## job 2809
// dma_controller
module dma_controller(
    input wire clk,
    input wire reset,
    input wire trigger,
    input wire [4:0] length,
    input wire [31:0] source_address,
    input wire [31:0] destination_add,
    input wire ARREADY,
    input wire [31:0] RDATA,
    input wire RVALID,
    input wire AWREADY,
    input wire WREADY,
    input wire BVALID,
    output reg done,
    output reg [31:0] ARADDR,
    output reg ARVALID,
    output reg RREADY,
    output reg [31:0] AWADDR,
    output reg AWVALID,
    output reg [31:0] WDATA,
    output reg WVALID,
    output reg BREADY
);
    localparam READ_IDLE = 2'b00;
    localparam READ_INIT = 2'b01;
    localparam READ_WAIT = 2'b10;
    localparam READ_DATA = 2'b11;
    localparam WRITE_IDLE = 3'b000;
    localparam WRITE_WAIT = 3'b001;
    localparam WRITE_DATA = 3'b010;
    localparam WRITE_AW_HANDSHAKE = 3'b011;
    localparam WRITE_W_HANDSHAKE = 3'b100;
    localparam WRITE_RESP = 3'b101;
    localparam WRITE_STALL = 3'b110;
    reg [1:0] read_state;
    reg [2:0] write_state;
    reg [4:0] read_count, write_count;
  ...
export LEC_CHECK = 0
export CAP_MARGIN = 10
export CORE_MARGIN = 2
export CORE_UTILIZATION = 72
export CTS_CLUSTER_DIAMETER = 79
export CTS_CLUSTER_SIZE = 25
export HOLD_SLACK_MARGIN = 0.3
export SLEW_MARGIN = 20
create_clock -name core_clock -period 2.17 [get_ports {clk}]
run.sh (not shown) runs the stock make flow with config.mk's settings and CLKGATE_MAP_FILE=.
Job 2809 finished all stages; however, its layout fails the closing checks, the failures being negative setup slack.
Edits applied to the flow inputs when going from job 2809 to job 6032:
# job 2809
export LEC_CHECK = 0
export CAP_MARGIN = 10
export CORE_MARGIN = 2
export CORE_UTILIZATION = 72
export CTS_CLUSTER_DIAMETER = 79
export CTS_CLUSTER_SIZE = 25
export HOLD_SLACK_MARGIN = 0.3
export SLEW_MARGIN = 20
create_clock -name core_clock -period 2.17 [get_ports {clk}]
# job 6032
export LEC_CHECK = 0
export CAP_MARGIN = 20
export CORE_MARGIN = 2
export CORE_UTILIZATION = 66
export CTS_CLUSTER_SIZE = 25
export SLEW_MARGIN = 20
create_clock -name core_clock -period 1.61 [get_ports {clk}]
To summarise job 6032: no stage aborted, but the layout did not pass its checks, failing on negative setup slack. Maximum ir drop on the vdd rail: job 6032 worse than job 2809. Reported for job 2809 and job 6032, count of clock tree sinks turned out identical to the last digit. Number of detailed-route iterations in the first pass up 1 in job 6032 wrt job 2809. Going from job 2809 to job 6032, total detailed-routing wirelength grew by more than 10%.
Edits applied to the flow inputs when going from job 6032 to job 8481:
# job 6032
export LEC_CHECK = 0
export CAP_MARGIN = 20
export CORE_MARGIN = 2
export CORE_UTILIZATION = 66
export CTS_CLUSTER_SIZE = 25
export SLEW_MARGIN = 20
create_clock -name core_clock -period 1.61 [get_ports {clk}]
# job 8481
export LEC_CHECK = 0
export CAP_MARGIN = 10
export CORE_MARGIN = 2
export CORE_UTILIZATION = 72
export CTS_CLUSTER_DIAMETER = 28
export CTS_CLUSTER_SIZE = 25
export SLEW_MARGIN = 20
create_clock -name core_clock -period 2.16 [get_ports {clk}]
## What came out
Job 8481 did not finish; a tool error ended it in 5_1_grt. From job 8481 to job 6032, synthesized cell count did not move at all. Job 6032 → job 8481: post-CTS repair timing setup buffer count saw a decrease. Detailed-placement wirelength estimate: job 8481 and job 6032 compared, higher one is job 6032. From job 8481 to job 6032, number of cells in the yosys synthesis report did not move at all. Diff job 6032 -> job 8481 | number of cells upsized or downsized after cts | increase of 54. Comparing job 6032 against job 8481, there is no change at all in area fraction in full adders, half adders and majority gates. Area of the core, job 8481 vs job 6032: down by a little under 10%.

========
Starting RTL as in the previous note.
export LEC_CHECK = 0
export CAP_MARGIN = 20
export CELL_PAD_IN_SITES_GLOBAL_PLACEMENT = 2
export CORE_MARGIN = 10
export CORE_UTILIZATION = 15
export MAX_ROUTING_LAYER = met4
export PLACE_DENSITY_LB_ADDON = 0.12
export SLEW_MARGIN = 35
export TNS_END_PERCENT = 70
create_clock -name core_clock -period 4.0 [get_ports {clk}]
==> next run, changes <==
- CELL_PAD_IN_SITES_GLOBAL_PLACEMENT: 2 -> not set
- CORE_MARGIN: 10 -> 2
- CORE_UTILIZATION: 15 -> 65
- MAX_ROUTING_LAYER: met4 -> not set
- PLACE_DENSITY_LB_ADDON: 0.12 -> not set
- SLEW_MARGIN: 35 -> 20
- TNS_END_PERCENT: 70 -> not set
- clock period: 4.0 -> 1.99 ns (I/O delays scaled with it)
The new run finished with setup timing left; combinational power climbs to 2.6 times its value; via count climbs by 15%; die area drops by 78%; wire length drops by 17%; non-clock buffer count climbs by 214; clock-buffer cell count drops by 35; sequential share of layout area drops by 0.16 points.
==> next run, changes <==
- CORE_UTILIZATION: 65 -> 72
- clock period: 1.99 -> 2.22 ns (I/O delays scaled with it)
What happened: The changed run finished with setup timing left; core utilization rose by 6.2 points; synthesized cell count is unchanged; design area is lower by a few percent.
==> next run, changes <==
- CORE_UTILIZATION: 72 -> 52
- CTS_CLUSTER_SIZE: not set -> 98
- clock period: 2.22 -> 1.84 ns (I/O delays scaled with it)
The new run completed and failed the layout checks on setup timing.
Sequential power rises by 21%.
Cell count rises by 12%.
Total power rises by 20%.
Wire length falls by 7.5%.
Area after synthesis stays the same.
Register-to-register slack gets better by 0.31 ns.
Clock power rises by 20%.
Worst hold slack gets worse by 0.074 ns.
==> next run, changes <==
- CORE_UTILIZATION: 52 -> 12
- CTS_CLUSTER_SIZE: 98 -> not set
- clock period: 1.84 -> 4.02 ns (I/O delays scaled with it)
Effect:
- With this change the flow finished clean
- register-to-register slack is better by 1.4 ns
- area after synthesis does not change
- first-iteration DRC count came out lower by 13%
- cell area drops by 6.4%
- via count falls by 11%
- cell count increases by 64%
- total power decreases by 59%
- worst setup slack is better by 1.4 ns
Power is estimated from default activity; no workload was simulated.
